Setup of alpha:
## ahb_lite_fir_filter
module ahb_lite_fir_filter(
    input clk,
          n_rst,
    input logic hsel,
    input logic [3:0] haddr,
    input logic hsize,
    input logic [1:0] htrans,
    input logic hwrite,
    input logic [15:0] hwdata,
    output logic [15:0] hrdata,
    output logic hresp
);
Size in the first run: roughly 3500 cells after synthesis, ~420 flip-flops, roughly 44 I/O pins.
make LEC_CHECK=0 CAP_MARGIN=15 CELL_PAD_IN_SITES_DETAIL_PLACEMENT=0 CELL_PAD_IN_SITES_GLOBAL_PLACEMENT=0 CORE_MARGIN=4 CORE_UTILIZATION=37 GPL_ROUTABILITY_DRIVEN=0 GPL_TIMING_DRIVEN=0 MAX_ROUTING_LAYER=met4 PLACE_DENSITY_LB_ADDON=0.18 SETUP_SLACK_MARGIN=3.35 SLEW_MARGIN=35 finish   # period 11.9 ns
run.sh (not shown) runs the stock make flow with config.mk's settings and CLKGATE_MAP_FILE=.
Relative to alpha, the following input files were edited for beta:
- CTS_CLUSTER_DIAMETER: unset -> 148
- MAX_ROUTING_LAYER: met4 -> unset
- PLACE_DENSITY_LB_ADDON: 0.18 -> 0.26
- CORE_MARGIN: 4 -> 2
- SETUP_SLACK_MARGIN: 3.35 -> unset
- CELL_PAD_IN_SITES_GLOBAL_PLACEMENT: 0 -> unset
- CORE_UTILIZATION: 37 -> 40
- GPL_TIMING_DRIVEN: 0 -> unset
- CAP_MARGIN: 15 -> 20
- SLEW_MARGIN: 35 -> 20
- CELL_PAD_IN_SITES_DETAIL_PLACEMENT: 0 -> unset
- the clock period (ns, I/O delays scaled along): 11.9 -> 9.0
==> comparison <==
- Higher number of violations reported at the end of detailed-routing iteration 0 goes to alpha over beta.
- beta vs alpha: total power of the final layout up by more than a quarter
- The lower data arrival time of the critical path came out of alpha.
- Looking at master of the slowest instance on the critical path, the sky130_fd_sc_hd__a221oi_4 result is from beta; the sky130_fd_sc_hd__clkbuf_1 one comes from alpha.

Starting RTL as in the previous note.
==> flow/config.mk <==
export PLATFORM = sky130hd
export DESIGN_NAME = ahb_lite_fir_filter
export DESIGN_NICKNAME = ahb_lite_fir_filter
export VERILOG_FILES = /design/flow/design.v
export SDC_FILE = /design/flow/constraint.sdc
export NUM_CORES = 4
export LEC_CHECK = 0
export ABC_AREA = 1
export CAP_MARGIN = 30
export CELL_PAD_IN_SITES_GLOBAL_PLACEMENT = 1
export CORE_ASPECT_RATIO = 0.96
export CORE_MARGIN = 2
export CORE_UTILIZATION = 63
export CTS_CLUSTER_DIAMETER = 254
export CTS_CLUSTER_SIZE = 74
export GPL_ROUTABILITY_DRIVEN = 0
export GPL_TIMING_DRIVEN = 0
export HOLD_SLACK_MARGIN = 0.05
export MAX_ROUTING_LAYER = met4
export PLACE_DENSITY_LB_ADDON = 0.12
export SETUP_SLACK_MARGIN = 0.49
export SLEW_MARGIN = 15
export TNS_END_PERCENT = 80
==> flow/constraint.sdc <==
create_clock -name core_clock -period 9.14 [get_ports {clk}]
set_input_delay 1.8280 -clock core_clock [delete_from_list [all_inputs] [get_ports {clk}]]
set_output_delay 1.8280 -clock core_clock [all_outputs]
set_load 0.01 [all_outputs]
The baseline died in 3_1_place_gp_skip_io.
Change:
==> flow/config.mk (replaced) <==
export PLATFORM = sky130hd
export DESIGN_NAME = ahb_lite_fir_filter
export DESIGN_NICKNAME = ahb_lite_fir_filter
export VERILOG_FILES = /design/flow/design.v
export SDC_FILE = /design/flow/constraint.sdc
export NUM_CORES = 4
export LEC_CHECK = 0
export CAP_MARGIN = 20
export CORE_MARGIN = 2
export CORE_UTILIZATION = 72
export CTS_CLUSTER_DIAMETER = 391
export CTS_CLUSTER_SIZE = 98
export SLEW_MARGIN = 20
==> flow/constraint.sdc (replaced) <==
create_clock -name core_clock -period 4.86 [get_ports {clk}]
set_input_delay 0.9720 -clock core_clock [delete_from_list [all_inputs] [get_ports {clk}]]
set_output_delay 0.9720 -clock core_clock [all_outputs]
set_load 0.01 [all_outputs]
With this change the flow did not get past 5_1_grt on GRT-0232. Die area shrinks by roughly a tenth. Area after synthesis shrinks slightly. Synthesized cell count shrinks by about a fifth.
Change:
--- a/flow/config.mk
+++ b/flow/config.mk
@@ -9,5 +9,3 @@
 export CORE_MARGIN = 2
-export CORE_UTILIZATION = 72
-export CTS_CLUSTER_DIAMETER = 391
-export CTS_CLUSTER_SIZE = 98
+export CORE_UTILIZATION = 40
 export SLEW_MARGIN = 20
==> flow/constraint.sdc (replaced) <==
create_clock -name core_clock -period 10.0 [get_ports {clk}]
set_input_delay 2.0000 -clock core_clock [delete_from_list [all_inputs] [get_ports {clk}]]
set_output_delay 2.0000 -clock core_clock [all_outputs]
set_load 0.01 [all_outputs]
Effect: This time the run produced a clean layout. Synthesized area is unchanged. Die area grows by 78%. Synthesized cell count is unchanged.
Change:
--- a/flow/config.mk
+++ b/flow/config.mk
@@ -7,5 +7,10 @@
 export LEC_CHECK = 0
+export ABC_AREA = 0
 export CAP_MARGIN = 20
 export CORE_MARGIN = 2
-export CORE_UTILIZATION = 40
+export CORE_UTILIZATION = 67
+export CTS_CLUSTER_DIAMETER = 375
+export CTS_CLUSTER_SIZE = 22
+export HOLD_SLACK_MARGIN = -0.08
+export SETUP_SLACK_MARGIN = 1.23
 export SLEW_MARGIN = 20
==> flow/constraint.sdc (replaced) <==
create_clock -name core_clock -period 4.77 [get_ports {clk}]
set_input_delay 0.9540 -clock core_clock [delete_from_list [all_inputs] [get_ports {clk}]]
set_output_delay 0.9540 -clock core_clock [all_outputs]
set_load 0.01 [all_outputs]
Effect: Now the flow died in 5_1_grt. Synthesized cell count stays the same. Die area decreases by 40%. Synthesized area is unchanged.
Change:
==> flow/config.mk (replaced) <==
export PLATFORM = sky130hd
export DESIGN_NAME = ahb_lite_fir_filter
export DESIGN_NICKNAME = ahb_lite_fir_filter
export VERILOG_FILES = /design/flow/design.v
export SDC_FILE = /design/flow/constraint.sdc
export NUM_CORES = 4
export LEC_CHECK = 0
export ABC_AREA = 1
export CAP_MARGIN = 20
export CORE_MARGIN = 2
export CORE_UTILIZATION = 71
export CTS_CLUSTER_DIAMETER = 243
export CTS_CLUSTER_SIZE = 15
export MAX_ROUTING_LAYER = met4
export PLACE_DENSITY_LB_ADDON = 0.01
export SLEW_MARGIN = 20
==> flow/constraint.sdc (replaced) <==
create_clock -name core_clock -period 7.84 [get_ports {clk}]
set_input_delay 1.5680 -clock core_clock [delete_from_list [all_inputs] [get_ports {clk}]]
set_output_delay 1.5680 -clock core_clock [all_outputs]
set_load 0.01 [all_outputs]
Now the flow finished with setup timing left.
Die size goes down by a few percent.
Synthesized cell count goes up by a quarter to a third.
Synthesized area goes up slightly.
Power figures rest on the tool's default switching activity, not on a simulated workload.
